==> design.v <==
`timescale 1ns / 1ps
module top_module(
    input  wire        clkr,
    input  wire        rst,
    input  wire        rxr,
    input  wire [4:0]  btnr,
    output wire        spr,
    output wire [7:0]  hr,
    output wire [7:0]  mr,
    output wire [4:0]  date,
    output wire [4:0]  month,
    output wire [7:0]  year,
    output wire [6:0]  seg,
    output wire [3:0]  an,
    output wire        dp
);
    reg [4:0] btnr_prev;
    reg [4:0] btnr_sync;
    wire btn_time_edge;
    wire btn_date_edge;
    wire btn_stopwatch;
    wire btn_sw_reset;       
    wire btn_sw_startstop;   
    always @(posedge clkr) begin
        if (rst) begin
            btnr_sync <= 5'b0;
            btnr_prev <= 5'b0;
        end else begin
            btnr_sync <= btnr;
            btnr_prev <= btnr_sync;
        end
    end
    assign btn_time_edge = btnr_sync[0] && !btnr_prev[0];
    assign btn_date_edge = btnr_sync[1] && !btnr_prev[1];
    assign btn_stopwatch = btnr_sync[2];   
    assign btn_sw_reset = btnr_sync[3] && !btnr_prev[3];      
    assign btn_sw_startstop = btnr_sync[4] && !btnr_prev[4];  
    reg tx_start;
    reg [7:0] tx_data;
    wire tx_busy;
    wire tx_out;
    uart_tx #(
        .BAUD_RATE(9600),
        .CLOCK_FREQ(153_600)
    ) uart_tx_inst (
        .clk(clkr),
        .rst(rst),
        .tx_start(tx_start),
        .tx_data(tx_data),
        .tx(tx_out),
        .tx_busy(tx_busy)
    );
    assign spr = tx_out;
    reg [1:0] tx_state;
    localparam TX_IDLE = 0, TX_WAIT_BUSY = 1, TX_WAIT_DONE = 2;
    always @(posedge clkr) begin
        if (rst) begin
            tx_state <= TX_IDLE;
            tx_start <= 0;
        end else
        case(tx_state)
            TX_IDLE: begin
                tx_start <= 0;
                if (btn_time_edge) begin
                    tx_data <= 8'd0;
                    tx_start <= 1;
                    tx_state <= TX_WAIT_BUSY;
                end
                else if (btn_date_edge) begin
                    tx_data <= 8'd1;
                    tx_start <= 1;
                    tx_state <= TX_WAIT_BUSY;
                end
            end
            TX_WAIT_BUSY: begin
                tx_start <= 0;
                if (tx_busy) begin
                    tx_state <= TX_WAIT_DONE;
                end
            end
            TX_WAIT_DONE: begin
                if (!tx_busy) begin
                    tx_state <= TX_IDLE;
                end
            end
            default: tx_state <= TX_IDLE;
        endcase
    end
    wire rx_ready;
    wire [7:0] rx_data;
    uart_rx #(
        .BAUD_RATE(9600),
        .CLOCK_FREQ(153_600)
    ) uart_rx_inst (
        .clk(clkr),
        .rst(rst),
        .rx(rxr),
        .rx_ready(rx_ready),
        .rx_data(rx_data)
    );
    reg [2:0] rx_state;
    reg [1:0] byte_count;
    localparam RX_IDLE = 0, RX_TIME = 1, RX_DATE = 2;
    reg [7:0] hr_reg, mr_reg, sec_reg;
    reg [4:0] date_reg, month_reg;
    reg [7:0] year_reg;
    assign hr = hr_reg;
    assign mr = mr_reg;
    assign date = date_reg;
    assign month = month_reg;
    assign year = year_reg;
    reg [9:0] clk_1hz_counter;
    reg clk_1hz_pulse;
    always @(posedge clkr) begin
        if (rst) begin
            clk_1hz_counter <= 0;
            clk_1hz_pulse <= 0;
        end else if (clk_1hz_counter == 1_000 - 1) begin
            clk_1hz_counter <= 0;
            clk_1hz_pulse <= 1;
        end else begin
            clk_1hz_counter <= clk_1hz_counter + 1;
            clk_1hz_pulse <= 0;
        end
    end
    always @(posedge clkr) begin
        if (rst) begin
            rx_state <= RX_IDLE;
            byte_count <= 0;
            hr_reg <= 0;
            mr_reg <= 0;
            sec_reg <= 0;
            date_reg <= 0;
            month_reg <= 0;
            year_reg <= 0;
        end else
        case(rx_state)
            RX_IDLE: begin
                byte_count <= 0;
                if (btn_time_edge) begin
                    rx_state <= RX_TIME;
                end
                else if (btn_date_edge) begin
                    rx_state <= RX_DATE;
                end
                else if (clk_1hz_pulse) begin
                    if (sec_reg == 59) begin
                        sec_reg <= 0;
                        if (mr_reg == 59) begin
                            mr_reg <= 0;
                            if (hr_reg == 23) begin
                                hr_reg <= 0;
                            end else begin
                                hr_reg <= hr_reg + 1;
                            end
                        end else begin
                            mr_reg <= mr_reg + 1;
                        end
                    end else begin
                        sec_reg <= sec_reg + 1;
                    end
                end
            end
            RX_TIME: begin
                if (rx_ready) begin
                    case(byte_count)
                        2'd0: hr_reg <= rx_data;
                        2'd1: mr_reg <= rx_data;
                        2'd2: sec_reg <= rx_data;
                    endcase
                    if (byte_count == 2'd2) begin
                        rx_state <= RX_IDLE;
                    end else begin
                        byte_count <= byte_count + 1;
                    end
                end
            end
            RX_DATE: begin
                if (rx_ready) begin
                    case(byte_count)
                        2'd0: date_reg <= rx_data[4:0];
                        2'd1: month_reg <= rx_data[4:0];
                        2'd2: year_reg <= rx_data;
                    endcase
                    if (byte_count == 2'd2) begin
                        rx_state <= RX_IDLE;
                    end else begin
                        byte_count <= byte_count + 1;
                    end
                end
            end
            default: rx_state <= RX_IDLE;
        endcase
    end
    wire [6:0] seg_sw;
    wire [3:0] an_sw;
    wire dp_sw;
    stopwatch_simple sw_inst (
        .CLK100MHZ(clkr),
        .rst(rst),
        .btn_reset(btn_sw_reset),
        .btn_startstop(btn_sw_startstop),
        .seg(seg_sw),
        .an(an_sw),
        .dp(dp_sw)
    );
    wire [6:0] seg_time;
    wire [3:0] an_time;
    wire dp_time;
    reg display_mode;
    always @(posedge clkr) begin
        if (rst) begin
            display_mode <= 0;
        end else if (btn_time_edge) begin
            display_mode <= 0;   
        end else if (btn_date_edge) begin
            display_mode <= 1;   
        end
    end
    seven_seg_display display_inst (
        .clk(clkr),
        .rst(rst),
        .hr(hr_reg),
        .mr(mr_reg),
        .date(date_reg),
        .month(month_reg),
        .mode(display_mode),
        .seg(seg_time),
        .an(an_time),
        .dp(dp_time)
    );
    assign seg = btn_stopwatch ? seg_sw : seg_time;
    assign an = btn_stopwatch ? an_sw : an_time;
    assign dp = btn_stopwatch ? dp_sw : dp_time;
endmodule
module seven_seg_display(
    input wire clk,
    input wire rst,
    input wire [7:0] hr,
    input wire [7:0] mr,
    input wire [4:0] date,
    input wire [4:0] month,
    input wire mode,   
    output reg [6:0] seg,
    output reg [3:0] an,
    output wire dp
);
    assign dp = 1'b1;   
    wire [3:0] hr_tens = hr / 10;
    wire [3:0] hr_ones = hr % 10;
    wire [3:0] mr_tens = mr / 10;
    wire [3:0] mr_ones = mr % 10;
    wire [3:0] date_tens = date / 10;
    wire [3:0] date_ones = date % 10;
    wire [3:0] month_tens = month / 10;
    wire [3:0] month_ones = month % 10;
    reg [1:0] digit_select;
    reg [5:0] refresh_counter;
    always @(posedge clk) begin
        if (rst) begin
            refresh_counter <= 0;
            digit_select <= 0;
        end else begin
        refresh_counter <= refresh_counter + 1;
        if (refresh_counter == 50) begin
            refresh_counter <= 0;
            digit_select <= digit_select + 1;
        end
        end
    end
    reg [3:0] bcd_digit;
    always @(*) begin
        if (mode == 0) begin
            case(digit_select)
                2'b00: begin an = 4'b1110; bcd_digit = mr_ones; end
                2'b01: begin an = 4'b1101; bcd_digit = mr_tens; end
                2'b10: begin an = 4'b1011; bcd_digit = hr_ones; end
                2'b11: begin an = 4'b0111; bcd_digit = hr_tens; end
            endcase
        end else begin
            case(digit_select)
                2'b00: begin an = 4'b1110; bcd_digit = month_ones; end
                2'b01: begin an = 4'b1101; bcd_digit = month_tens; end
                2'b10: begin an = 4'b1011; bcd_digit = date_ones; end
                2'b11: begin an = 4'b0111; bcd_digit = date_tens; end
            endcase
        end
    end
    always @(*) begin
        case(bcd_digit)
            4'd0: seg = 7'b1000000;
            4'd1: seg = 7'b1111001;
            4'd2: seg = 7'b0100100;
            4'd3: seg = 7'b0110000;
            4'd4: seg = 7'b0011001;
            4'd5: seg = 7'b0010010;
            4'd6: seg = 7'b0000010;
            4'd7: seg = 7'b1111000;
            4'd8: seg = 7'b0000000;
            4'd9: seg = 7'b0010000;
            default: seg = 7'b1111111;
        endcase
    end
endmodule
module uart_tx #(
    parameter BAUD_RATE = 9600,
    parameter CLOCK_FREQ = 100_000_000
)(
    input wire clk,
    input wire rst,
    input wire tx_start,
    input wire [7:0] tx_data,
    output reg tx,
    output reg tx_busy
);
    localparam integer CLK_PER_BIT = CLOCK_FREQ / BAUD_RATE;
    reg [3:0] clk_count;
    reg [3:0] bit_index;
    reg [7:0] tx_data_reg;
    reg [2:0] state;
    localparam IDLE = 3'd0;
    localparam START_BIT = 3'd1;
    localparam DATA_BITS = 3'd2;
    localparam STOP_BIT = 3'd3;
    always @(posedge clk) begin
        if (rst) begin
            tx <= 1'b1;
            tx_busy <= 1'b0;
            state <= IDLE;
            clk_count <= 0;
            bit_index <= 0;
        end else
        case(state)
            IDLE: begin
                tx <= 1'b1;
                clk_count <= 0;
                bit_index <= 0;
                tx_busy <= 1'b0;
                if (tx_start) begin
                    tx_data_reg <= tx_data;
                    tx_busy <= 1'b1;
                    state <= START_BIT;
                end
            end
            START_BIT: begin
                tx <= 1'b0;
                if (clk_count < CLK_PER_BIT - 1) begin
                    clk_count <= clk_count + 1;
                end else begin
                    clk_count <= 0;
                    state <= DATA_BITS;
                end
            end
            DATA_BITS: begin
                tx <= tx_data_reg[bit_index];
                if (clk_count < CLK_PER_BIT - 1) begin
                    clk_count <= clk_count + 1;
                end else begin
                    clk_count <= 0;
                    if (bit_index < 7) begin
                        bit_index <= bit_index + 1;
                    end else begin
                        bit_index <= 0;
                        state <= STOP_BIT;
                    end
                end
            end
            STOP_BIT: begin
                tx <= 1'b1;
                if (clk_count < CLK_PER_BIT - 1) begin
                    clk_count <= clk_count + 1;
                end else begin
                    clk_count <= 0;
                    state <= IDLE;
                end
            end
            default: state <= IDLE;
        endcase
    end
endmodule
module uart_rx #(
    parameter BAUD_RATE = 9600,
    parameter CLOCK_FREQ = 100_000_000
)(
    input wire clk,
    input wire rst,
    input wire rx,
    output reg rx_ready,
    output reg [7:0] rx_data
);
    localparam integer CLK_PER_BIT = CLOCK_FREQ / BAUD_RATE;
    reg [3:0] clk_count;
    reg [3:0] bit_index;
    reg [7:0] rx_data_reg;
    reg [2:0] state;
    reg rx_sync, rx_prev;
    localparam IDLE = 3'd0;
    localparam START_BIT = 3'd1;
    localparam DATA_BITS = 3'd2;
    localparam STOP_BIT = 3'd3;
    always @(posedge clk) begin
        if (rst) begin
            rx_sync <= 1'b1;
            rx_prev <= 1'b1;
        end else begin
            rx_sync <= rx;
            rx_prev <= rx_sync;
        end
    end
    always @(posedge clk) begin
        rx_ready <= 1'b0;
        if (rst) begin
            rx_data <= 8'd0;
            state <= IDLE;
            clk_count <= 0;
            bit_index <= 0;
        end else
        case(state)
            IDLE: begin
                clk_count <= 0;
                bit_index <= 0;
                if (rx_prev == 1'b1 && rx_sync == 1'b0) begin
                    state <= START_BIT;
                end
            end
            START_BIT: begin
                if (clk_count < (CLK_PER_BIT / 2) - 1) begin
                    clk_count <= clk_count + 1;
                end else begin
                    clk_count <= 0;
                    if (rx_sync == 1'b0) begin
                        state <= DATA_BITS;
                    end else begin
                        state <= IDLE;
                    end
                end
            end
            DATA_BITS: begin
                if (clk_count < CLK_PER_BIT - 1) begin
                    clk_count <= clk_count + 1;
                end else begin
                    clk_count <= 0;
                    rx_data_reg[bit_index] <= rx_sync;
                    if (bit_index < 7) begin
                        bit_index <= bit_index + 1;
                    end else begin
                        bit_index <= 0;
                        state <= STOP_BIT;
                    end
                end
            end
            STOP_BIT: begin
                if (clk_count < CLK_PER_BIT - 1) begin
                    clk_count <= clk_count + 1;
                end else begin
                    clk_count <= 0;
                    rx_ready <= 1'b1;
                    rx_data <= rx_data_reg;
                    state <= IDLE;
                end
            end
            default: state <= IDLE;
        endcase
    end
endmodule
module stopwatch_simple(
    input  wire CLK100MHZ,
    input  wire rst,
    input  wire btn_reset,       
    input  wire btn_startstop,   
    output reg  [6:0] seg,
    output reg  [3:0] an,
    output wire dp
);
    assign dp = 1'b1;   
    reg running;
    always @(posedge CLK100MHZ) begin
        if (rst || btn_reset) begin
            running <= 0;   
        end else if (btn_startstop) begin
            running <= ~running;   
        end
    end
    reg [6:0] cnt;
    reg tick_10hz;
    always @(posedge CLK100MHZ) begin
        if (rst) begin
            cnt <= 0;
            tick_10hz <= 0;
        end else if (cnt == 100 - 1) begin   
            cnt <= 0;
            tick_10hz <= 1;
        end else begin
            cnt <= cnt + 1;
            tick_10hz <= 0;
        end
    end
    reg [5:0] seconds;   
    reg [5:0] minutes;   
    reg [3:0] centisec;  
    always @(posedge CLK100MHZ) begin
        if (rst || btn_reset) begin
            seconds <= 0;
            minutes <= 0;
            centisec <= 0;
        end else if (running && tick_10hz) begin
            if (centisec == 9) begin
                centisec <= 0;
                if (seconds == 59) begin
                    seconds <= 0;
                    if (minutes == 59) begin
                        minutes <= 0;
                    end else begin
                        minutes <= minutes + 1;
                    end
                end else begin
                    seconds <= seconds + 1;
                end
            end else begin
                centisec <= centisec + 1;
            end
        end
    end
    wire [3:0] s1 = seconds % 10;
    wire [3:0] s10 = seconds / 10;
    wire [3:0] m1 = minutes % 10;
    wire [3:0] m10 = minutes / 10;
    reg [1:0] sel;
    reg [5:0] refresh_cnt;
    always @(posedge CLK100MHZ) begin
        if (rst) begin
            refresh_cnt <= 0;
            sel <= 0;
        end else begin
        refresh_cnt <= refresh_cnt + 1;
        if (refresh_cnt == 50) begin
            refresh_cnt <= 0;
            sel <= sel + 1;
        end
        end
    end
    reg [3:0] digit;
    always @(*) begin
        case(sel)
            2'b00: begin an = 4'b1110; digit = s1; end    
            2'b01: begin an = 4'b1101; digit = s10; end   
            2'b10: begin an = 4'b1011; digit = m1; end    
            2'b11: begin an = 4'b0111; digit = m10; end   
        endcase
    end
    always @(*) begin
        case(digit)
            4'd0: seg = 7'b1000000;
            4'd1: seg = 7'b1111001;
            4'd2: seg = 7'b0100100;
            4'd3: seg = 7'b0110000;
            4'd4: seg = 7'b0011001;
            4'd5: seg = 7'b0010010;
            4'd6: seg = 7'b0000010;
            4'd7: seg = 7'b1111000;
            4'd8: seg = 7'b0000000;
            4'd9: seg = 7'b0010000;
            default: seg = 7'b1111111;
        endcase
    end
endmodule
==> run.sh <==
#!/bin/bash
# the make line also repeats each setting of config.mk as NAME=value (left out here)
make -C /OpenROAD-flow-scripts/flow DESIGN_CONFIG=/design/flow/config.mk WORK_HOME=/design/flow/orfs CLKGATE_MAP_FILE= finish
==> config.mk <==
export PLATFORM = sky130hd
export DESIGN_NAME = top_module
export DESIGN_NICKNAME = top_module
export VERILOG_FILES = /design/flow/design.v
export SDC_FILE = /design/flow/constraint.sdc
export NUM_CORES = 4
export LEC_CHECK = 0
export ABC_AREA = 1
export CAP_MARGIN = 20
export CORE_MARGIN = 2
export CORE_UTILIZATION = 72
export PLACE_DENSITY_LB_ADDON = 0.27
export SLEW_MARGIN = 20
==> constraint.sdc <==
create_clock -name core_clock -period 5.96 [get_ports {clkr}]
set_input_delay 1.1920 -clock core_clock [delete_from_list [all_inputs] [get_ports {clkr}]]
set_output_delay 1.1920 -clock core_clock [all_outputs]
set_load 0.01 [all_outputs]
==> impl_metrics.csv, run 1 <==
group,metric,value,unit
run_status,outcome,"complete, but fails checks",
run_status,violatedChecks,"negative setup slack",
synthesis,synth_top_flop_cell,"dfxtp_1",
synthesis,yosys.area_share.adder,0.0692,
routing,via_per_inst,6.84,
sta,min_period,7.60,ns
critical_path,critical_path_cell_count,36,
synthesis,edf_count,10,
critical_path,reg2reg_from,"rx_state[2]",
power,clk-power,0.00113,W
power,peakVddDrop,0.208,mV
routing,first_pass_iters,21,
routing,routed_wl,38500,um
global_route,antenna_found_initial,4,
synthesis,ys_sh_mux,0.00201,
synthesis,floorplan.nets,1543,
critical_path,crit_top_cell,"nand2_1",
critical_path,critPathKind,"register to output pin",
power,seq_power_share,0.307,
routing,drc,0,
place,pre_cts_ws,-0.140,ns
critical_path,critPathRequiredTime,4.77,ns
finish,fill_cells,570,
synthesis,area_leaders,"dfxtp_1, nand2_1, inv_1, o21ai_0, ha_1",
sta,rsz0062_at_grt,"yes",
critical_path,path_buffers,8,
synthesis,ys_sh_aoi,0.176,
global_route,grt_max_degree,43,
die,core_area,13300,um2
finish,fin_area,12100,um2
synthesis,syn_area,9940,um2
power,p_sw,0.00143,W
critical_path,crit_path_max_incr_delay,0.73,ns
clocking,hold_buffers,0,
clocking,cts_made_buffers,17,
critical_path,arrival,6.41,ns
critical_path,crit_start,"hr_reg[5]",
sta,fmax,0.132,GHz
place,finalWeightedCongestion,0.948,
routing,via_count,12100,
synthesis,simple_gate_area_frac,0.299,
critical_path,reg2reg_to,"mr_reg[7]",
synthesis,postSynthCellCount,1480,
power,p_clk_frac,0.306,
sta,finalCritPeriodShare,1.28,
clocking,cts-root-buf,"clkbuf_16",
routing,dr.first_iter.drc_count,2814,
hold_path,hold_path.class,"register to register",
critical_path,start_kind,"register",
die,fp.dieArea,14800,um2
synthesis,yosysWarnings,5,
routing,avgRoutedWirePerCell,21.7,um
hold_path,holdCritStartpoint,"btnr_sync[0]",
routing,detail-route-antenna-nets,0,
power,maxPowerGroup,"combinational cells",
flow_run,warning_count,54,
clocking,clk_latency,0.43,ns
clocking,cts.clk_slew.worst_paths,0.06,ns
power,p_leak,5.34,nW
finish,syn2layout_area_growth,22.1,%
clocking,htreeDepth,4,
sta,fin_ws,-1.64,ns
critical_path,r2r_slack,2.77,ns
power,combPwrFrac,0.388,
sta,fin_tns_setup,-10.23,ns
critical_path,critPathCaptureType,"output pin",
synthesis,largest_area_cell,"dfxtp_1",
die,die_x,121,um
synthesis,topCombFamilyByArea,"simple AND/OR/NAND/NOR gates",
die,die_h,121,um
finish,layout.nets,1644,
power,comb_power,0.00143,W
power,powerDensity,305,nW/um2
synthesis,top_cells_by_count,"nand2_1, inv_1, nor2_1",
hold_path,hold_path_depth,2,
power,switching_share,0.388,
global_route,grt_pass1_wl,43600,um
flow_run,drv_cap,0,
power,p_seq,0.00113,W
place,dp_hpwl,17300,um
synthesis,syn_avg_cell_area,6.72,um2
clocking,cts_buffer_depth,2,
synthesis,top_area_frac,0.302,
sta,worstMarginPinSlew,1.26,ns
synthesis,async_reset_ff_frac,0,
critical_path,cpLargestDelayFamily,"simple AND/OR/NAND/NOR gates",
critical_path,cp-endpoint,"seg[5]",
synthesis,synth_cell_type_count,55,
sta,drv_slew,0,
synthesis,numSynthFlops,160,
sta,setup_viol,7,
critical_path,crit_path_top_delay_cell,"dfxtp_1",
sta,slew_headroom,0.153,
power,internal-power,0.00226,W
die,ios,55,
die,fp_util,0.745,
synthesis,synth.most_common_cell,"nand2_1",
sta,fin_skew,0.00955,ns
clocking,clkSinkCount,160,
global_route,grt_pass1_vias,9966,
critical_path,cp_max_fo,7,
hold_path,holdPathEnd,"btnr_prev[0]",
synthesis,yosysSeqAreaShare,0.332,
synthesis,ys_cells,1480,
place,io_buffers,53,
global_route,track_usage,0.359,
critical_path,r2r_cells,10,
clocking,cts_tree,"yes",
sta,hold_violations,0,
die,placementRows,42,
place,placed_cell_area,10700,um2
global_route,grt_remaining_overflow,0,
synthesis,yosys_area,9940,um2
synthesis,xor_share,0.0194,
layer usage:
layer / up-vias / wire, um / track usage
li1: 5085 / - / -
met1: 5364 / 12400 / 0.417
met2: 1140 / 16000 / 0.636
met3: 523 / 5590 / 0.0695
met4: 14 / 4120 / 0.168
met5: - / 412 / 0
cell type report:
type                    instances  area, um2  share of cell area
diodes                          3       7.51            0.000619
clock buffers                  23        499              0.0412
clock inverters                 9        119             0.00980
inverters                     229        875              0.0721
multi-input cells            1060       6120               0.504
flip-flops and latches        160       3310               0.273
well taps                     176        220              0.0182
repair buffers                113        983              0.0811
timing repair:
item / CTS / global route
endpoints found under the setup margin: 7 / 7
buffers inserted: 20 / 13
gates resized: 62 / 115
pin swaps: 24 / 55
through the flow:
step,util,total power [W],cells,hold WS [ns]
floorplan,-,0.00176,1480,0.400
global placement,0.805,0.00199,1705,0.408
detailed placement,0.805,0.00202,1705,0.420
CTS,0.872,0.00316,1757,0.429
global route,0.909,0.00383,1773,0.449
finish,0.909,0.00369,1773,0.425
==> inputs of run 2 (changes only) <==
ABC_AREA = unset   (was 1)
CAP_MARGIN = 40   (was 20)
CELL_PAD_IN_SITES_GLOBAL_PLACEMENT = 2   (was unset)
CORE_MARGIN = 10   (was 2)
CORE_UTILIZATION = 40   (was 72)
CTS_CLUSTER_DIAMETER = 333   (was unset)
CTS_CLUSTER_SIZE = 100   (was unset)
PLACE_DENSITY = 0.79   (was unset)
PLACE_DENSITY_LB_ADDON = unset   (was 0.27)
clock period = 10.0 ns   (was 5.96 ns; I/O delays follow)
==> run 2 against run 1 <==
Against the previous run:
- now clean on timing, DRC and antenna
- area after synthesis rose by 3.3%
- routed wire length is 32% lower
- final cell count shrank 8.3%
- utilization shrank 45 points
- sequential share of layout area increased by 1.2 points
- clock power down 42%
- critical path type unchanged
- largest cell class unchanged
==> impl_metrics.csv, run 2 <==
group,metric,value,unit
run_status,outcome,"no timing/DRC/antenna violations",
place,place_inst,1592,
hold_path,holdCritStartpoint,"btnr_sync[3]",
place,pre_cts_ws,1.75,ns
routing,first_pass_iters,7,
power,seq_power_share,0.471,
clocking,cts_resized,0,
synthesis,ys_sh_aoi,0.201,
sta,setup_viol,0,
critical_path,crit_start,"display_inst.digit_select[0]",
synthesis,synth.most_common_cell,"nor2_1",
synthesis,synth_cell_type_count,93,
critical_path,critPathCaptureType,"output pin",
sta,hold_violations,0,
critical_path,critPathKind,"register to output pin",
clocking,htreeDepth,4,
power,powerDensity,123,nW/um2
clocking,cts_made_buffers,17,
place,io_buffers,53,
synthesis,syn_area,10300,um2
clocking,clkSinkCount,160,
critical_path,path_buffers,3,
synthesis,xor_share,0.0333,
sta,slew_headroom,0.473,
critical_path,crit_top_cell,"ha_1",
die,die_x,180,um
global_route,grt_pass1_wl,43800,um
clocking,cts_tree,"yes",
power,p_sw,0.000355,W
synthesis,largest_area_cell,"dfxtp_1",
global_route,grt_max_degree,67,
routing,drc,0,
finish,layout.nets,1346,
critical_path,arrival,6.41,ns
routing,avgRoutedWirePerCell,16.1,um
critical_path,critical_path_cell_count,23,
critical_path,r2r_slack,7.24,ns
die,placementRows,58,
flow_run,drv_cap,0,
global_route,antenna_found_initial,0,
hold_path,holdPathEnd,"btnr_prev[3]",
routing,diodes,0,
synthesis,async_reset_ff_frac,0,
synthesis,area_leaders,"dfxtp_1, mux2i_1, ha_1, nor2_1, nand2_1",
clocking,cts-root-buf,"clkbuf_16",
die,ios,55,
sta,fin_ws,1.59,ns
clocking,clk_latency,0.42,ns
critical_path,cp_max_fo,14,
power,clk-power,0.000659,W
critical_path,cpLargestDelayFamily,"AND-OR/OR-AND gates",
synthesis,numSynthFlops,160,
power,power,0.00143,W
synthesis,top_cells_by_count,"nor2_1, dfxtp_1, nand2_1",
synthesis,yosysSeqAreaShare,0.322,
sta,fin_tns_setup,0,ns
sta,min_period,8.41,ns
critical_path,critPathRequiredTime,8.00,ns
routing,via_count,8974,
place,finalWeightedCongestion,0.825,
global_route,grt_remaining_overflow,0,
critical_path,crit_path_top_delay_cell,"clkdlybuf4s50_1",
finish,stdcell_count,1626,
critical_path,r2r_cells,10,
hold_path,hold_path.class,"register to register",
synthesis,ys_cells,1255,
synthesis,yosys.area_share.adder,0.0690,
die,fp_util,0.407,
global_route,track_usage,0.157,
power,p_leak,4.39,nW
synthesis,synth_top_flop_cell,"dfxtp_1",
finish,fin_area,11600,um2
power,switching_share,0.249,
flow_run,warning_count,53,
global_route,grt_pass1_vias,8469,
die,die_h,180,um
power,p_clk_frac,0.461,
place,placed_cell_area,11000,um2
critical_path,start_kind,"register",
synthesis,syn_avg_cell_area,8.18,um2
die,core_area,25300,um2
power,internal-power,0.00107,W
sta,fmax,0.119,GHz
finish,syn2layout_area_growth,13.0,%
critical_path,path_cells,"inv_1 > ha_1 > buf_8 > mux2i_1 > or2_2 > ha_1 > o21bai_2 > ha_1 > nor3_2 > a31oi_4 > a32o_1 > a211oi_1 > nor2_2 > o311a_1 > o21ai_0 > nand2_1 > nor2_1 > xnor2_1 > mux2_2 > ha_1 > nand2b_1 > a221oi_1 > clkdlybuf4s50_1",
power,maxPowerGroup,"registers",
power,p_seq,0.000673,W
routing,dr.first_iter.drc_count,522,
synthesis,ys_sh_mux,0.0999,
critical_path,cp-endpoint,"seg[1]",
clocking,cts_setup_buffers,0,
place,dp_hpwl,19200,um
clocking,cts_buffer_depth,2,
sta,rsz0062_at_grt,"no",
routing,via_per_inst,5.52,
sta,finalCritPeriodShare,0.841,
critical_path,reg2reg_to,"mr_reg[6]",
clocking,hold_buffers,0,
synthesis,floorplan.nets,1318,
sta,drv_slew,0,
routing,detail-route-antenna-nets,0,
power,combPwrFrac,0.069,
synthesis,postSynthCellCount,1255,
power,comb_power,0.0000983,W
critical_path,crit_path_max_incr_delay,0.59,ns
synthesis,edf_count,10,
sta,fin_skew,0.00847,ns
synthesis,topCombFamilyByArea,"simple AND/OR/NAND/NOR gates",
synthesis,simple_gate_area_frac,0.230,
synthesis,yosysWarnings,5,
power,peakVddDrop,0.107,mV
critical_path,reg2reg_from,"sec_reg[0]",
hold_path,hold_path_depth,2,
die,fp.dieArea,32500,um2
sta,worstMarginPinSlew,0.784,ns
clocking,cts.clk_slew.worst_paths,0.06,ns
synthesis,top_area_frac,0.292,
synthesis,yosys_area,10300,um2
routing,routed_wl,26200,um
## run 2: per-layer routing
metal,wire (um),GRT usage
met2,12200,0.256
met1,12800,0.209
met5,0,0
met4,352,0.0459
met3,902,0.0255
## run 2: area by class of cell
type / count / area [um2]
Timing Repair Buffer: 66 / 623
Fill cell: 2522 / 13700
Clock inverter: 15 / 174
Tap cell: 330 / 413
Sequential cell: 160 / 3300
Multi-Input combinational cell: 994 / 6500
Clock buffer: 17 / 425
Inverter: 44 / 165
## run 2: metrics by stage
step / hold WS, ns / util
after floorplan: 0.400 / -
after global placement: 0.418 / 0.434
after detailed placement: 0.422 / 0.435
after CTS: 0.432 / 0.459
after global routing: 0.463 / 0.459
final: 0.431 / 0.459
==> inputs of run 3 (changes only) <==
CAP_MARGIN = 20   (was 40)
CELL_PAD_IN_SITES_GLOBAL_PLACEMENT = unset   (was 2)
CORE_MARGIN = 2   (was 10)
CORE_UTILIZATION = 66   (was 40)
CTS_CLUSTER_DIAMETER = unset   (was 333)
CTS_CLUSTER_SIZE = 50   (was 100)
PLACE_DENSITY = unset   (was 0.79)
clock period = 8.85 ns   (was 10.0 ns; I/O delays follow)
==> run 3 against run 2 <==
Against the previous run:
- routed wire length decreased by 12%
- clock skew increased by 0.0016 ns
- register-to-register slack worse by 1.3 ns
- first-iteration DRC count grew 14%
- setup slack got worse by 1.1 ns
- sequential power rose by 13%
- design area fell by 2.1%
- global-route usage rose by 12 points
- utilization increased by 29 points
- still clean on timing, DRC and antenna
==> impl_metrics.csv, run 3 <==
group,metric,value,unit
power,maxPowerGroup,"registers",
sta,fin_skew,0.0101,ns
synthesis,synth_cell_type_count,93,
synthesis,topCombFamilyByArea,"simple AND/OR/NAND/NOR gates",
power,p_sw,0.000366,W
sta,worstMarginPinSlew,1.07,ns
synthesis,area_leaders,"dfxtp_1, mux2i_1, ha_1, nor2_1, nand2_1",
global_route,antenna_found_initial,0,
clocking,clk_latency,0.42,ns
clocking,cts_buffer_depth,2,
place,io_buffers,53,
die,placementRows,45,
synthesis,numSynthFlops,160,
critical_path,crit_path_top_delay_cell,"a2111oi_0",
power,seq_power_share,0.482,
hold_path,hold_path.class,"register to register",
sta,hold_violations,0,
global_route,grt_pass1_vias,8175,
sta,rsz0062_at_grt,"no",
synthesis,synth.most_common_cell,"nor2_1",
critical_path,crit_start,"display_inst.digit_select[0]",
routing,routed_wl,23100,um
global_route,grt_max_degree,65,
routing,drc,0,
finish,layout.nets,1339,
power,powerDensity,139,nW/um2
synthesis,ys_sh_mux,0.0999,
critical_path,critPathRequiredTime,7.08,ns
clocking,hold_buffers,0,
die,core_area,15200,um2
synthesis,async_reset_ff_frac,0,
critical_path,r2r_cells,9,
critical_path,reg2reg_from,"sec_reg[0]",
critical_path,cpLargestDelayFamily,"AND-OR/OR-AND gates",
synthesis,floorplan.nets,1318,
place,finalWeightedCongestion,0.919,
synthesis,edf_count,10,
synthesis,largest_area_cell,"dfxtp_1",
finish,fin_util,0.747,
critical_path,critPathKind,"register to output pin",
power,combPwrFrac,0.067,
synthesis,ys_sh_aoi,0.201,
critical_path,reg2reg_to,"mr_reg[5]",
synthesis,postSynthCellCount,1255,
critical_path,cp-endpoint,"seg[1]",
synthesis,synth_top_flop_cell,"dfxtp_1",
power,p_seq,0.000762,W
die,die_x,129,um
sta,fmax,0.120,GHz
routing,via_count,9077,
flow_run,warning_count,55,
critical_path,critical_path_cell_count,17,
routing,diodes,0,
synthesis,syn_area,10300,um2
synthesis,top_area_frac,0.292,
global_route,grt_remaining_overflow,0,
clocking,htreeDepth,4,
clocking,cts-root-buf,"clkbuf_16",
die,fp.dieArea,16600,um2
sta,drv_slew,0,
sta,min_period,8.32,ns
power,p_clk_frac,0.451,
critical_path,cp_max_fo,15,
hold_path,holdCritStartpoint,"btnr_sync[3]",
global_route,grt_pass1_wl,38200,um
power,comb_power,0.000106,W
sta,fin_tns_setup,0,ns
clocking,clkSinkCount,160,
power,peakVddDrop,0.209,mV
clocking,cts.clk_slew.worst_paths,0.06,ns
die,die_h,129,um
synthesis,xor_share,0.0333,
die,fp_util,0.676,
synthesis,ys_cells,1255,
run_status,outcome,"no timing/DRC/antenna violations",
synthesis,yosysWarnings,5,
power,p_leak,4.35,nW
critical_path,path_buffers,2,
sta,setup_viol,0,
flow_run,drv_cap,0,
place,place_inst,1444,
hold_path,holdPathEnd,"btnr_prev[3]",
finish,stdcell_count,1477,
power,switching_share,0.231,
synthesis,syn_avg_cell_area,8.18,um2
critical_path,path_cells,"ha_1 > mux2_2 > nand2b_1 > inv_1 > ha_1 > a2111oi_0 > a21oi_1 > nor2_1 > a21oi_1 > o221ai_1 > o211ai_1 > or3_1 > o32ai_1 > ha_1 > nand2b_1 > a221oi_1 > clkdlybuf4s50_1",
synthesis,yosysSeqAreaShare,0.322,
sta,slew_headroom,0.267,
hold_path,hold_path_depth,2,
synthesis,yosys_area,10300,um2
critical_path,crit_path_max_incr_delay,0.76,ns
routing,first_pass_iters,5,
clocking,cts_tree,"yes",
clocking,cts_made_buffers,17,
finish,fill_cells,1166,
global_route,track_usage,0.281,
routing,via_per_inst,6.15,
critical_path,arrival,6.55,ns
routing,detail-route-antenna-nets,0,
sta,finalCritPeriodShare,0.940,
critical_path,critPathCaptureType,"output pin",
synthesis,yosys.area_share.adder,0.0690,
routing,avgRoutedWirePerCell,15.6,um
place,dp_hpwl,16400,um
die,ios,55,
routing,dr.first_iter.drc_count,596,
power,internal-power,0.00121,W
power,clk-power,0.000713,W
finish,syn2layout_area_growth,10.6,%
synthesis,top_cells_by_count,"nor2_1, dfxtp_1, nand2_1",
critical_path,start_kind,"register",
synthesis,simple_gate_area_frac,0.230,
critical_path,r2r_slack,5.96,ns
critical_path,crit_top_cell,"ha_1",
-- run 3: layout make-up --
| cell class | instances | area [um2] | area share |
|---|---|---|---|
| Inverter | 44 | 165 | 0.0145 |
| Multi-Input combinational cell | 994 | 6500 | 0.572 |
| Clock inverter | 11 | 130 | 0.0115 |
| Clock buffer | 21 | 450 | 0.0397 |
| Sequential cell | 160 | 3300 | 0.291 |
| Tap cell | 188 | 235 | 0.0207 |
| Timing Repair Buffer | 59 | 571 | 0.0502 |
-- run 3: per-stage QoR --
stage	area (um2)	setup slack, ns	total power [W]	hold slack (ns)
4_1_cts	11300	0.409	0.00159	0.436
5_1_grt	11400	0.108	0.00164	0.451
3_3_place_gp	10800	1.04	0.000880	0.419
6_report	11400	0.534	0.00158	0.432
3_5_place_dp	10800	0.861	0.000883	0.426
2_1_floorplan	10300	1.99	0.000851	0.400
-- run 3: metal layers --
layer	part of all wire	track usage	vias up	wire length, um
li1	-	-	4579	-
met1	0.47	0.371	4244	10800
met2	0.47	0.471	216	11000
met3	0.043	0.0466	38	984
met4	0.017	0.0914	0	392
met5	0	0	-	0
-- run 3: timing repair --
| item | CTS | global route |
|---|---|---|
| buffers inserted | 0 | 0 |
| setup endpoints to repair | 0 | 1 |
| hold endpoints to repair | 0 | 0 |
| resized | 0 | 1 |
==> inputs of run 4 (changes only) <==
CORE_UTILIZATION = 40   (was 66)
CTS_CLUSTER_DIAMETER = 25   (was unset)
CTS_CLUSTER_SIZE = 20   (was 50)
clock period = 10.0 ns   (was 8.85 ns; I/O delays follow)
==> run 4 against run 3 <==
Against the previous run:
- still clean on timing, DRC and antenna
- combinational power is about 10% lower
- via count is 0.65% lower
- critical path depth is 5 higher
- flip-flop count stayed put
- die area is 63% higher
- synthesized cell count stayed put
- hold slack worse by 0.0051 ns
- global-route usage is 9.4 points lower
- total power is 11% lower
- final cell count is 9.6% higher
- clock skew is 0.0030 ns lower
- area after synthesis stayed put
- largest cell class unchanged
- highest routed layer unchanged
==> impl_metrics.csv, run 4 <==
group,metric,value,unit
sta,min_period,8.68,ns
global_route,track_usage,0.187,
synthesis,simple_gate_area_frac,0.230,
synthesis,numSynthFlops,160,
sta,finalCritPeriodShare,0.868,
place,finalWeightedCongestion,0.891,
power,p_leak,4.35,nW
synthesis,syn_area,10300,um2
synthesis,xor_share,0.0333,
finish,fin_area,11500,um2
die,ios,55,
sta,slew_headroom,0.238,
global_route,grt_remaining_overflow,0,
power,combPwrFrac,0.066,
synthesis,yosysWarnings,5,
routing,detail-route-antenna-nets,0,
place,io_buffers,53,
power,seq_power_share,0.480,
die,fp.dieArea,27000,um2
sta,rsz0062_at_grt,"no",
critical_path,crit_path_top_delay_cell,"ha_1",
synthesis,yosysSeqAreaShare,0.322,
power,p_clk_frac,0.453,
run_status,outcome,"no timing/DRC/antenna violations",
critical_path,critical_path_cell_count,22,
clocking,cts_buffer_depth,2,
die,die_x,164,um
synthesis,yosys.area_share.adder,0.0690,
critical_path,critPathCaptureType,"output pin",
routing,drc,0,
power,power,0.00141,W
synthesis,synth.most_common_cell,"nor2_1",
global_route,antenna_found_initial,0,
critical_path,crit_path_max_incr_delay,0.70,ns
routing,avgRoutedWirePerCell,15.3,um
clocking,cts_tree,"yes",
critical_path,path_buffers,2,
synthesis,yosys_area,10300,um2
sta,fin_skew,0.00701,ns
critical_path,cp_max_fo,19,
power,p_sw,0.000337,W
routing,via_count,9018,
power,powerDensity,122,nW/um2
flow_run,drv_cap,0,
synthesis,area_leaders,"dfxtp_1, mux2i_1, ha_1, nor2_1, nand2_1",
critical_path,cp-endpoint,"seg[1]",
synthesis,synth_cell_type_count,93,
finish,fill_cells,2472,
global_route,grt_pass1_wl,41200,um
place,placed_cell_area,10900,um2
synthesis,top_area_frac,0.292,
critical_path,cpLargestDelayFamily,"AND-OR/OR-AND gates",
clocking,cts.clk_slew.worst_paths,0.06,ns
clocking,cts_made_buffers,17,
global_route,grt_pass1_vias,8212,
synthesis,topCombFamilyByArea,"simple AND/OR/NAND/NOR gates",
clocking,clk_latency,0.42,ns
clocking,hold_buffers,0,
critical_path,r2r_slack,6.99,ns
global_route,grt_max_degree,59,
power,peakVddDrop,0.131,mV
critical_path,path_cells,"inv_1 > ha_1 > mux2i_1 > or2_2 > ha_1 > o21bai_2 > ha_1 > nor3_2 > a31oi_4 > a32o_1 > a211oi_1 > nor2_2 > o311a_1 > o21ai_0 > nand2_1 > nor2_1 > xnor2_1 > mux2_2 > ha_1 > nand2b_1 > a221oi_1 > clkdlybuf4s50_1",
synthesis,edf_count,10,
hold_path,holdPathEnd,"uart_tx_inst.tx_data_reg[0]",
die,fp_util,0.408,
finish,layout.nets,1339,
critical_path,reg2reg_to,"sw_inst.minutes[5]",
power,internal-power,0.00107,W
routing,dr.first_iter.drc_count,665,
sta,setup_viol,0,
synthesis,largest_area_cell,"dfxtp_1",
critical_path,r2r_cells,7,
sta,hold_violations,0,
synthesis,top_cells_by_count,"nor2_1, dfxtp_1, nand2_1",
clocking,cts_resized,0,
power,maxPowerGroup,"registers",
critical_path,crit_top_cell,"ha_1",
clocking,clkSinkCount,160,
power,clk-power,0.000637,W
place,dp_hpwl,17700,um
die,die_h,164,um
die,core_area,25200,um2
synthesis,postSynthCellCount,1255,
sta,holdWs,0.427,ns
sta,fin_tns_setup,0,ns
flow_run,warning_count,53,
power,switching_share,0.240,
synthesis,ys_sh_mux,0.0999,
sta,worstMarginPinSlew,1.11,ns
hold_path,hold_path_depth,0,
hold_path,holdCritStartpoint,"tx_data",
synthesis,floorplan.nets,1318,
routing,first_pass_iters,5,
critical_path,critPathRequiredTime,8.00,ns
die,placementRows,58,
sta,fmax,0.115,GHz
critical_path,crit_start,"display_inst.digit_select[0]",
finish,syn2layout_area_growth,12.4,%
clocking,cts-root-buf,"clkbuf_16",
synthesis,ys_sh_aoi,0.201,
clocking,htreeDepth,4,
critical_path,start_kind,"register",
sta,drv_slew,0,
power,p_seq,0.000676,W
synthesis,syn_avg_cell_area,8.18,um2
place,pre_cts_ws,1.81,ns
synthesis,async_reset_ff_frac,0,
routing,diodes,0,
sta,fin_ws,1.32,ns
power,comb_power,0.0000935,W
critical_path,reg2reg_from,"sw_inst.centisec[3]",
routing,via_per_inst,5.57,
clocking,cts_setup_buffers,0,
synthesis,synth_top_flop_cell,"dfxtp_1",
critical_path,arrival,6.68,ns
critical_path,critPathKind,"register to output pin",
routing,routed_wl,24800,um
synthesis,ys_cells,1255,
hold_path,hold_path.class,"register to register",
==> run 4: layout make-up <==
cell class	instances	area [um2]	area share
multi-input cells	994	6500	0.563
flip-flops and latches	160	3300	0.286
repair buffers	59	573	0.0496
clock buffers	24	524	0.0454
well taps	330	413	0.0358
inverters	44	165	0.0143
clock inverters	8	65.1	0.00564
==> run 4: layer usage <==
layer  wire length, um  up-vias  GRT usage  share of wire
li1                  -     4581          -              -
met1             12200     4230      0.260           0.49
met2             11200      184      0.298           0.45
met3              1120       23     0.0361          0.045
met4               294        0     0.0435          0.012
met5                 0        -          0              0
==> run 4: per-stage QoR <==
step	util	cells
detailed placement	0.435	1586
floorplan	-	1255
CTS	0.458	1618
global placement	0.435	1586
global route	0.458	1619
finish	0.458	1619
==> inputs of run 5 (changes only) <==
CELL_PAD_IN_SITES_GLOBAL_PLACEMENT = 2   (was unset)
CTS_CLUSTER_DIAMETER = 333   (was 25)
CTS_CLUSTER_SIZE = 99   (was 20)
PLACE_DENSITY = 0.86   (was unset)
SETUP_SLACK_MARGIN = -0.96   (was unset)
TNS_END_PERCENT = 10   (was unset)
==> run 5 against run 4 <==
Against the previous run:
- still clean on timing, DRC and antenna
- total power rose by 2.7%
- die area unchanged
- register-to-register slack improved by 0.10 ns
- area after synthesis unchanged
- largest cell class unchanged
- highest routed layer unchanged
==> impl_metrics.csv, run 5 <==
group,metric,value,unit
critical_path,crit_path_max_incr_delay,0.69,ns
sta,finalCritPeriodShare,0.864,
sta,setup_viol,0,
hold_path,holdCritStartpoint,"tx_data",
synthesis,floorplan.nets,1318,
synthesis,synth.most_common_cell,"nor2_1",
synthesis,numSynthFlops,160,
flow_run,warning_count,53,
synthesis,area_leaders,"dfxtp_1, mux2i_1, ha_1, nor2_1, nand2_1",
synthesis,yosys.area_share.adder,0.0690,
critical_path,critPathCaptureType,"output pin",
sta,slew_headroom,0.329,
synthesis,syn_area,10300,um2
synthesis,yosysWarnings,5,
synthesis,postSynthCellCount,1255,
clocking,clk_latency,0.43,ns
sta,hold_violations,0,
sta,fmax,0.116,GHz
synthesis,edf_count,10,
routing,detail-route-antenna-nets,0,
power,p_clk_frac,0.468,
die,ios,55,
finish,fin_area,11600,um2
place,dp_hpwl,18300,um
die,die_x,164,um
synthesis,ys_sh_mux,0.0999,
clocking,cts.clk_slew.worst_paths,0.06,ns
routing,first_pass_iters,5,
finish,fin_util,0.460,
synthesis,ys_sh_aoi,0.201,
power,peakVddDrop,0.117,mV
hold_path,hold_path_depth,0,
critical_path,critical_path_cell_count,22,
die,fp_util,0.408,
place,finalWeightedCongestion,0.844,
routing,avgRoutedWirePerCell,15.6,um
global_route,track_usage,0.191,
synthesis,xor_share,0.0333,
critical_path,reg2reg_to,"mr_reg[3]",
die,core_area,25200,um2
place,io_buffers,53,
critical_path,start_kind,"register",
synthesis,simple_gate_area_frac,0.230,
power,p_leak,4.38,nW
place,placed_cell_area,11000,um2
critical_path,crit_path_top_delay_cell,"ha_1",
critical_path,cp-endpoint,"seg[1]",
critical_path,crit_top_cell,"ha_1",
critical_path,reg2reg_from,"sec_reg[0]",
critical_path,critPathKind,"register to output pin",
clocking,cts_setup_buffers,0,
clocking,clkSinkCount,160,
flow_run,drv_cap,0,
routing,drc,0,
routing,dr.first_iter.drc_count,595,
die,placementRows,58,
hold_path,hold_path.class,"register to register",
critical_path,crit_start,"display_inst.digit_select[0]",
finish,fill_cells,2535,
critical_path,cp_max_fo,19,
clocking,cts-root-buf,"clkbuf_16",
power,comb_power,0.0000965,W
synthesis,largest_area_cell,"dfxtp_1",
finish,syn2layout_area_growth,12.7,%
critical_path,critPathRequiredTime,8.00,ns
routing,routed_wl,25200,um
sta,drv_slew,0,
global_route,grt_max_degree,69,
clocking,cts_resized,0,
global_route,grt_pass1_vias,8319,
global_route,grt_remaining_overflow,0,
die,fp.dieArea,27000,um2
global_route,antenna_found_initial,0,
critical_path,cpLargestDelayFamily,"AND-OR/OR-AND gates",
critical_path,r2r_cells,9,
power,switching_share,0.252,
power,maxPowerGroup,"the clock network",
global_route,grt_pass1_wl,41900,um
sta,min_period,8.64,ns
power,powerDensity,125,nW/um2
hold_path,holdPathEnd,"uart_tx_inst.tx_data_reg[0]",
synthesis,synth_top_flop_cell,"dfxtp_1",
critical_path,r2r_slack,7.09,ns
synthesis,top_area_frac,0.292,
routing,via_per_inst,5.54,
sta,fin_skew,0.0111,ns
synthesis,syn_avg_cell_area,8.18,um2
die,die_h,164,um
synthesis,yosysSeqAreaShare,0.322,
clocking,htreeDepth,4,
sta,rsz0062_at_grt,"no",
sta,fin_ws,1.36,ns
power,internal-power,0.00108,W
routing,via_count,8971,
clocking,cts_made_buffers,17,
synthesis,topCombFamilyByArea,"simple AND/OR/NAND/NOR gates",
power,seq_power_share,0.466,
routing,diodes,0,
synthesis,ys_cells,1255,
clocking,cts_buffer_depth,2,
clocking,hold_buffers,0,
clocking,cts_tree,"yes",
critical_path,path_buffers,2,
sta,worstMarginPinSlew,1.01,ns
critical_path,arrival,6.64,ns
synthesis,yosys_area,10300,um2
run_status,outcome,"no timing/DRC/antenna violations",
critical_path,path_cells,"inv_1 > ha_1 > mux2i_1 > or2_2 > ha_1 > o21bai_2 > ha_1 > nor3_2 > a31oi_4 > a32o_1 > a211oi_1 > nor2_2 > o311a_1 > o21ai_0 > nand2_1 > nor2_1 > xnor2_1 > mux2_2 > ha_1 > nand2b_1 > a221oi_1 > clkdlybuf4s50_1",
finish,layout.nets,1340,
sta,fin_tns_setup,0,ns
synthesis,async_reset_ff_frac,0,
power,p_sw,0.000364,W
power,p_seq,0.000672,W
power,clk-power,0.000675,W
synthesis,top_cells_by_count,"nor2_1, dfxtp_1, nand2_1",
power,combPwrFrac,0.067,
place,pre_cts_ws,1.83,ns
synthesis,synth_cell_type_count,93,
run 5: layer usage:
layer	vias up	wire length [um]	global-route usage
met4	0	283	0.0526
met1	4209	12700	0.266
li1	4585	-	-
met3	22	764	0.0258
met2	155	11500	0.311
met5	-	0	0
run 5: cell type report:
| class | instances | area, um2 | share of cell area |
|---|---|---|---|
| Sequential cell | 160 | 3300 | 0.285 |
| Clock buffer | 17 | 425 | 0.0367 |
| Clock inverter | 15 | 186 | 0.0161 |
| Inverter | 44 | 165 | 0.0143 |
| Multi-Input combinational cell | 994 | 6500 | 0.562 |
| Timing Repair Buffer | 60 | 581 | 0.0501 |
| Tap cell | 330 | 413 | 0.0357 |
run 5: per-stage QoR:
stage          hold WS (ns)  power, W  instances
6_report              0.439   0.00144       1620
5_1_grt               0.452   0.00150       1620
4_1_cts               0.446   0.00146       1620
3_5_place_dp          0.428  0.000784       1588
3_3_place_gp          0.426  0.000783       1588
2_1_floorplan         0.400  0.000753       1255
==> inputs of run 6 (changes only) <==
ABC_AREA = 1   (was unset)
CELL_PAD_IN_SITES_GLOBAL_PLACEMENT = unset   (was 2)
CORE_UTILIZATION = 58   (was 40)
CTS_CLUSTER_DIAMETER = unset   (was 333)
CTS_CLUSTER_SIZE = unset   (was 99)
PLACE_DENSITY = unset   (was 0.86)
SETUP_SLACK_MARGIN = unset   (was -0.96)
TNS_END_PERCENT = unset   (was 10)
clock period = 6.27 ns   (was 10.0 ns; I/O delays follow)
==> run 6 against run 5 <==
Against the previous run:
- critical endpoint is now seg[0]
- register-to-register slack got worse by 3.5 ns
- largest power group unchanged
- combinational power rose to 11 times the previous value
- still clean
- global-route usage up 6.8 points
- design area is 2.4% higher
- non-clock buffer count grew 35
- highest routed layer unchanged
- flip-flop count stayed put
==> impl_metrics.csv, run 6 <==
group,metric,value,unit
sta,min_period,6.11,ns
power,p_seq,0.00107,W
global_route,grt_max_degree,41,
routing,first_pass_iters,6,
routing,dr.first_iter.drc_count,554,
power,p_clk_frac,0.339,
power,power,0.00318,W
synthesis,async_reset_ff_frac,0,
critical_path,critPathRequiredTime,5.02,ns
sta,slew_headroom,0.333,
critical_path,r2r_slack,3.59,ns
die,die_h,135,um
critical_path,crit_start,"display_inst.digit_select[1]",
sta,drv_slew,0,
sta,fmax,0.164,GHz
synthesis,yosys_area,9940,um2
critical_path,reg2reg_from,"rx_state[2]",
power,powerDensity,268,nW/um2
finish,stdcell_count,1796,
synthesis,area_leaders,"dfxtp_1, nand2_1, inv_1, o21ai_0, ha_1",
sta,setup_viol,0,
global_route,antenna_found_initial,0,
run_status,outcome,"no timing/DRC/antenna violations",
flow_run,drv_cap,0,
critical_path,reg2reg_to,"mr_reg[2]",
synthesis,largest_area_cell,"dfxtp_1",
finish,syn2layout_area_growth,19.2,%
synthesis,yosys.area_share.adder,0.0692,
place,pre_cts_ws,-0.122,ns
synthesis,top_cells_by_count,"nand2_1, inv_1, nor2_1",
global_route,grt_pass1_vias,8721,
synthesis,yosysWarnings,5,
sta,hold_violations,0,
critical_path,cpLargestDelayFamily,"simple AND/OR/NAND/NOR gates",
synthesis,topCombFamilyByArea,"simple AND/OR/NAND/NOR gates",
critical_path,start_kind,"register",
synthesis,top_area_frac,0.302,
power,seq_power_share,0.337,
critical_path,critPathCaptureType,"output pin",
routing,drc,0,
routing,diodes,0,
clocking,cts.clk_slew.worst_paths,0.06,ns
synthesis,ys_sh_aoi,0.176,
clocking,cts_buffer_depth,2,
routing,detail-route-antenna-nets,0,
power,p_sw,0.00107,W
critical_path,arrival,4.85,ns
critical_path,critPathKind,"register to output pin",
die,placementRows,47,
sta,fin_tns_setup,0,ns
synthesis,syn_area,9940,um2
synthesis,yosysSeqAreaShare,0.332,
synthesis,postSynthCellCount,1480,
hold_path,hold_path_depth,0,
die,fp.dieArea,18200,um2
sta,rsz0062_at_grt,"yes",
clocking,cts_made_buffers,17,
clocking,hold_buffers,0,
power,comb_power,0.00103,W
synthesis,xor_share,0.0194,
clocking,cts-root-buf,"clkbuf_16",
place,place_inst,1741,
die,ios,55,
critical_path,crit_path_max_incr_delay,0.37,ns
routing,routed_wl,24000,um
place,io_buffers,53,
synthesis,synth.most_common_cell,"nand2_1",
critical_path,r2r_cells,11,
clocking,htreeDepth,4,
hold_path,holdCritStartpoint,"tx_data",
critical_path,cp_max_fo,7,
die,core_area,16600,um2
synthesis,simple_gate_area_frac,0.299,
flow_run,warning_count,56,
sta,fin_ws,0.163,ns
hold_path,hold_path.class,"register to register",
power,combPwrFrac,0.324,
sta,fin_skew,0.00832,ns
synthesis,edf_count,10,
finish,fin_util,0.712,
synthesis,synth_cell_type_count,55,
power,p_leak,5.21,nW
power,peakVddDrop,0.295,mV
synthesis,ys_cells,1480,
power,internal-power,0.00211,W
critical_path,cp-endpoint,"seg[0]",
global_route,track_usage,0.259,
place,dp_hpwl,17300,um
clocking,clk_latency,0.42,ns
die,die_x,135,um
synthesis,ys_sh_mux,0.00201,
synthesis,numSynthFlops,160,
power,switching_share,0.337,
power,clk-power,0.00108,W
clocking,cts_tree,"yes",
power,maxPowerGroup,"the clock network",
clocking,clkSinkCount,160,
routing,via_per_inst,5.38,
finish,fill_cells,1479,
hold_path,holdPathEnd,"uart_tx_inst.tx_data_reg[0]",
place,finalWeightedCongestion,0.953,
global_route,grt_pass1_wl,39300,um
synthesis,floorplan.nets,1543,
die,fp_util,0.597,
finish,layout.nets,1626,
synthesis,syn_avg_cell_area,6.72,um2
critical_path,crit_path_top_delay_cell,"dfxtp_4",
routing,avgRoutedWirePerCell,13.4,um
sta,worstMarginPinSlew,0.990,ns
global_route,grt_remaining_overflow,0,
routing,via_count,9670,
sta,finalCritPeriodShare,0.974,
critical_path,path_buffers,12,
critical_path,critical_path_cell_count,38,
synthesis,synth_top_flop_cell,"dfxtp_1",
run 6: stage by stage:
step / instance area [um2] / hold WS (ns)
after floorplan: 9940 / 0.400
after detailed placement: 10700 / 0.414
after global placement: 10700 / 0.412
after CTS: 11500 / 0.428
after global routing: 11900 / 0.431
final: 11900 / 0.427
run 6: layer usage:
layer  global-route usage  vias up  routed length [um]
met3               0.0458       35                1100
met5                    0        -                   0
met2                0.436      225               11500
li1                     -     5035                   -
met1                0.341     4375               11000
met4               0.0760        0                 355
run 6: timing repair:
action	4_1_cts	5_1_grt
setup buffers	11	12
pin swaps	11	33
resized	28	97
setup endpoints to repair	7	7
run 6: layout make-up:
class,instances,area [um2],area share
Tap cell,220,275,0.0232
Multi-Input combinational cell,1060,5930,0.500
Clock buffer,21,482,0.0406
Clock inverter,11,140,0.0118
Timing Repair Buffer,95,842,0.0711
Sequential cell,160,3310,0.279
Inverter,229,872,0.0736
==> inputs of run 7 (changes only) <==
ABC_AREA = unset   (was 1)
CTS_CLUSTER_DIAMETER = 355   (was unset)
CTS_CLUSTER_SIZE = 50   (was unset)
MAX_ROUTING_LAYER = met4   (was unset)
TNS_END_PERCENT = 5   (was unset)
clock period = 10.0 ns   (was 6.27 ns; I/O delays follow)
==> run 7 against run 6 <==
Against the previous run:
- synthesized cell count is 15% lower
- design area fell by 4.1%
- combinational power shrank 91%
- hold slack gained 0.0087 ns
- final cell count decreased by 16%
- flip-flop count unchanged
- sequential power is 37% lower
- total power fell by 57%
- count of clock-buffer cells in the layout shrank 2
- register-to-register slack better by 3.5 ns
- critical path depth is 16 lower
- setup slack gained 1.1 ns
- highest routed layer unchanged
==> impl_metrics.csv, run 7 <==
group,metric,value,unit
routing,avgRoutedWirePerCell,15.5,um
global_route,grt_max_degree,72,
global_route,grt_pass1_vias,7971,
routing,via_per_inst,6.00,
synthesis,syn_area,10300,um2
power,p_seq,0.000676,W
finish,layout.nets,1338,
power,powerDensity,121,nW/um2
clocking,htreeDepth,4,
hold_path,hold_path.class,"register to register",
sta,fmax,0.115,GHz
synthesis,yosys_area,10300,um2
synthesis,area_leaders,"dfxtp_1, mux2i_1, ha_1, nor2_1, nand2_1",
power,p_sw,0.000330,W
die,die_h,137,um
clocking,clkSinkCount,160,
clocking,cts_made_buffers,17,
power,switching_share,0.241,
synthesis,synth.most_common_cell,"nor2_1",
global_route,grt_remaining_overflow,0,
synthesis,edf_count,10,
power,clk-power,0.000603,W
hold_path,holdPathEnd,"btnr_prev[3]",
flow_run,drv_cap,0,
sta,drv_slew,0,
sta,fin_skew,0.00890,ns
synthesis,ys_sh_mux,0.0999,
sta,min_period,8.69,ns
routing,drc,0,
critical_path,critPathRequiredTime,8.00,ns
critical_path,reg2reg_to,"mr_reg[3]",
run_status,outcome,"no timing/DRC/antenna violations",
synthesis,simple_gate_area_frac,0.230,
sta,rsz0062_at_grt,"no",
synthesis,postSynthCellCount,1255,
routing,detail-route-antenna-nets,0,
clocking,cts_buffer_depth,2,
critical_path,start_kind,"register",
die,die_x,137,um
synthesis,synth_cell_type_count,93,
die,ios,55,
clocking,clk_latency,0.42,ns
synthesis,ys_sh_aoi,0.201,
place,dp_hpwl,16900,um
sta,hold_violations,0,
critical_path,critPathKind,"register to output pin",
critical_path,path_cells,"inv_1 > ha_1 > mux2i_1 > or2_2 > ha_1 > o21bai_2 > ha_1 > nor3_2 > a31oi_4 > a32o_1 > a211oi_1 > nor2_2 > o311a_1 > o21ai_0 > nand2_1 > nor2_1 > xnor2_1 > mux2_2 > ha_1 > nand2b_1 > a221oi_1 > clkdlybuf4s50_1",
synthesis,async_reset_ff_frac,0,
place,io_buffers,53,
critical_path,critPathCaptureType,"output pin",
hold_path,holdCritStartpoint,"btnr_sync[3]",
critical_path,crit_start,"display_inst.digit_select[0]",
synthesis,ys_cells,1255,
place,finalWeightedCongestion,0.915,
critical_path,path_buffers,2,
synthesis,syn_avg_cell_area,8.18,um2
sta,finalCritPeriodShare,0.869,
synthesis,yosysSeqAreaShare,0.322,
sta,setup_viol,0,
die,core_area,17300,um2
clocking,cts_setup_buffers,0,
synthesis,yosys.area_share.adder,0.0690,
power,seq_power_share,0.493,
power,internal-power,0.00104,W
clocking,cts_tree,"yes",
synthesis,synth_top_flop_cell,"dfxtp_1",
critical_path,critical_path_cell_count,22,
clocking,cts.clk_slew.worst_paths,0.06,ns
power,power,0.00137,W
synthesis,top_area_frac,0.292,
flow_run,warning_count,55,
power,p_clk_frac,0.440,
global_route,grt_pass1_wl,38500,um
clocking,hold_buffers,0,
global_route,track_usage,0.258,
hold_path,hold_path_depth,2,
sta,fin_tns_setup,0,ns
critical_path,cp-endpoint,"seg[1]",
critical_path,arrival,6.69,ns
critical_path,crit_top_cell,"ha_1",
sta,slew_headroom,0.301,
finish,syn2layout_area_growth,10.7,%
critical_path,r2r_cells,9,
critical_path,crit_path_top_delay_cell,"ha_1",
synthesis,topCombFamilyByArea,"simple AND/OR/NAND/NOR gates",
routing,first_pass_iters,5,
routing,routed_wl,23500,um
synthesis,numSynthFlops,160,
synthesis,floorplan.nets,1318,
synthesis,yosysWarnings,5,
die,placementRows,48,
critical_path,crit_path_max_incr_delay,0.70,ns
critical_path,cpLargestDelayFamily,"AND-OR/OR-AND gates",
routing,diodes,0,
synthesis,top_cells_by_count,"nor2_1, dfxtp_1, nand2_1",
critical_path,r2r_slack,7.13,ns
synthesis,xor_share,0.0333,
clocking,cts-root-buf,"clkbuf_16",
die,fp.dieArea,18800,um2
critical_path,cp_max_fo,19,
synthesis,largest_area_cell,"dfxtp_1",
die,fp_util,0.594,
routing,via_count,9076,
global_route,antenna_found_initial,0,
power,maxPowerGroup,"registers",
power,p_leak,4.33,nW
sta,worstMarginPinSlew,1.02,ns
power,combPwrFrac,0.067,
power,peakVddDrop,0.0942,mV
clocking,cts_resized,0,
routing,dr.first_iter.drc_count,595,
power,comb_power,0.0000921,W
critical_path,reg2reg_from,"sec_reg[0]",
## run 7: stage by stage
stage                     area (um2)  hold slack (ns)  setup slack (ns)  cells  utilization
after global placement         10800            0.419              1.94   1481        0.625
after detailed placement       10800            0.425              1.81   1481        0.625
final                          11400            0.436              1.31   1512        0.657
after CTS                      11400            0.435              1.34   1512        0.657
after floorplan                10300            0.400              2.91   1255            -
after global routing           11400            0.460             0.870   1512        0.657
## run 7: area by class of cell
type | instances | area, um2
clock buffers | 19 | 433
clock inverters | 12 | 111
fillers | 1559 | 5930
multi-input cells | 994 | 6500
inverters | 44 | 165
well taps | 225 | 282
flip-flops and latches | 160 | 3300
repair buffers | 58 | 566
## run 7: per-layer routing
metal,part of all wire,global-route usage,vias to the layer above
li1,-,-,4576
met1,0.47,0.338,4261
met2,0.47,0.417,210
met3,0.042,0.0374,29
met4,0.016,0.0756,0
met5,0,-,-
==> inputs of run 8 (changes only) <==
ABC_AREA = 0   (was unset)
CELL_PAD_IN_SITES_GLOBAL_PLACEMENT = 1   (was unset)
CORE_MARGIN = 7   (was 2)
CORE_UTILIZATION = 22   (was 58)
CTS_CLUSTER_DIAMETER = unset   (was 355)
CTS_CLUSTER_SIZE = unset   (was 50)
GPL_ROUTABILITY_DRIVEN = 0   (was unset)
GPL_TIMING_DRIVEN = 0   (was unset)
HOLD_SLACK_MARGIN = -0.09   (was unset)
MIN_ROUTING_LAYER = met2   (was unset)
PLACE_DENSITY = 0.41   (was unset)
SETUP_SLACK_MARGIN = -0.21   (was unset)
SLEW_MARGIN = 25   (was 20)
TNS_END_PERCENT = 60   (was 5)
clock period = 9.04 ns   (was 10.0 ns; I/O delays follow)
==> run 8 against run 7 <==
Against the previous run:
- critical path depth is 1 higher
- register-to-register slack worse by 1.5 ns
- highest routed layer unchanged
- critical path type unchanged
- largest cell class unchanged
- global-route usage decreased by 5.2 points
- flip-flop count is the same
==> impl_metrics.csv, run 8 <==
group,metric,value,unit
run_status,outcome,"no timing/DRC/antenna violations",
critical_path,arrival,6.80,ns
die,die_h,230,um
global_route,grt_pass1_wl,54300,um
synthesis,floorplan.nets,1318,
synthesis,postSynthCellCount,1255,
global_route,grt_remaining_overflow,0,
sta,finalCritPeriodShare,0.952,
synthesis,edf_count,10,
critical_path,crit_top_cell,"ha_1",
routing,drc,0,
sta,hold_violations,0,
critical_path,crit_start,"display_mode",
die,ios,55,
power,comb_power,0.000127,W
critical_path,critPathCaptureType,"output pin",
die,fp_util,0.222,
power,switching_share,0.268,
sta,fin_skew,0.0121,ns
power,power,0.00162,W
synthesis,async_reset_ff_frac,0,
global_route,antenna_found_initial,0,
die,placementRows,79,
synthesis,yosysWarnings,5,
clocking,cts.clk_slew.worst_paths,0.08,ns
hold_path,hold_path_depth,1,
sta,drv_slew,0,
critical_path,cpLargestDelayFamily,"AND-OR/OR-AND gates",
power,clk-power,0.000752,W
critical_path,critPathRequiredTime,7.23,ns
critical_path,crit_path_max_incr_delay,0.62,ns
critical_path,crit_path_top_delay_cell,"clkdlybuf4s50_1",
clocking,cts_resized,0,
finish,fin_area,12100,um2
place,placed_cell_area,11600,um2
power,seq_power_share,0.458,
clocking,cts_setup_buffers,0,
sta,fmax,0.116,GHz
power,maxPowerGroup,"the clock network",
sta,min_period,8.61,ns
routing,dr.first_iter.drc_count,1542,
critical_path,r2r_slack,5.61,ns
power,p_clk_frac,0.464,
finish,combGateArea,6510,um2
sta,worstMarginPinSlew,1.08,ns
critical_path,start_kind,"register",
power,internal-power,0.00119,W
sta,slew_headroom,0.276,
synthesis,yosysSeqAreaShare,0.322,
clocking,cts-root-buf,"clkbuf_16",
power,p_sw,0.000435,W
synthesis,yosys.area_share.adder,0.0690,
routing,first_pass_iters,6,
synthesis,synth_top_flop_cell,"dfxtp_1",
sta,holdWs,0.444,ns
place,io_buffers,52,
critical_path,cp-endpoint,"seg[1]",
finish,fill_cells,5100,
synthesis,syn_area,10300,um2
power,p_leak,4.46,nW
synthesis,largest_area_cell,"dfxtp_1",
synthesis,xor_share,0.0333,
synthesis,area_leaders,"dfxtp_1, mux2i_1, ha_1, nor2_1, nand2_1",
clocking,clkSinkCount,160,
routing,avgRoutedWirePerCell,18.2,um
die,die_x,230,um
clocking,cts_made_buffers,17,
power,peakVddDrop,0.140,mV
synthesis,ys_sh_mux,0.0999,
synthesis,yosys_area,10300,um2
routing,detail-route-antenna-nets,0,
critical_path,path_cells,"buf_6 > buf_6 > clkbuf_1 > clkbuf_2 > nor2_1 > ha_1 > o21bai_2 > ha_1 > nor3_2 > a31oi_4 > a32o_1 > a211oi_1 > nor2_2 > o311a_1 > o21ai_0 > nand2_1 > nor2_1 > xnor2_1 > mux2_2 > ha_1 > nand2b_1 > a221oi_1 > clkdlybuf4s50_1",
critical_path,critical_path_cell_count,23,
synthesis,numSynthFlops,160,
clocking,clk_latency,0.45,ns
synthesis,topCombFamilyByArea,"simple AND/OR/NAND/NOR gates",
critical_path,critPathKind,"register to output pin",
critical_path,reg2reg_from,"sec_reg[0]",
finish,layout.nets,1389,
clocking,cts_buffer_depth,2,
clocking,cts_tree,"yes",
clocking,htreeDepth,4,
routing,routed_wl,35400,um
critical_path,cp_max_fo,10,
hold_path,holdCritStartpoint,"sw_inst.cnt[0]",
synthesis,syn_avg_cell_area,8.18,um2
global_route,track_usage,0.206,
power,combPwrFrac,0.078,
clocking,hold_buffers,0,
place,dp_hpwl,25500,um
synthesis,synth_cell_type_count,93,
global_route,grt_pass1_vias,14000,
routing,via_per_inst,6.66,
critical_path,r2r_cells,10,
die,fp.dieArea,52900,um2
synthesis,ys_sh_aoi,0.201,
flow_run,drv_cap,0,
hold_path,hold_path.class,"register to register",
synthesis,top_area_frac,0.292,
finish,regArea,3300,um2
critical_path,path_buffers,5,
synthesis,synth.most_common_cell,"nor2_1",
sta,fin_tns_setup,0,ns
global_route,grt_max_degree,17,
routing,diodes,0,
power,p_seq,0.000741,W
routing,via_count,13000,
flow_run,warning_count,53,
sta,setup_viol,0,
finish,syn2layout_area_growth,18.2,%
power,powerDensity,133,nW/um2
synthesis,top_cells_by_count,"nor2_1, dfxtp_1, nand2_1",
die,core_area,46300,um2
hold_path,holdPathEnd,"sw_inst.cnt[0]",
synthesis,ys_cells,1255,
synthesis,simple_gate_area_frac,0.230,
critical_path,reg2reg_to,"hr_reg[0]",
## run 8: through the flow
stage | setup slack [ns] | std cells | util
finish | 0.434 | 1945 | 0.262
global route | -0.143 | 1945 | 0.262
CTS | 0.143 | 1945 | 0.262
detailed placement | 0.698 | 1914 | 0.250
global placement | 0.548 | 1914 | 0.250
floorplan | 2.14 | 1255 | -
## run 8: metal layers
layer  track usage  share of wire
met1             -              0
met2         0.234           0.54
met3         0.281           0.43
met4        0.0327          0.029
met5             -              0
## run 8: layout make-up
type / count / area share
clock buffer: 18 / 0.0354
inverter: 44 / 0.0136
tap: 607 / 0.0626
sequential: 160 / 0.272
multi-input combinational: 994 / 0.536
clock inverter: 13 / 0.0123
timing repair buffer: 52 / 0.0429
buffer: 57 / 0.0252
Power and IR drop assume default switching activity.
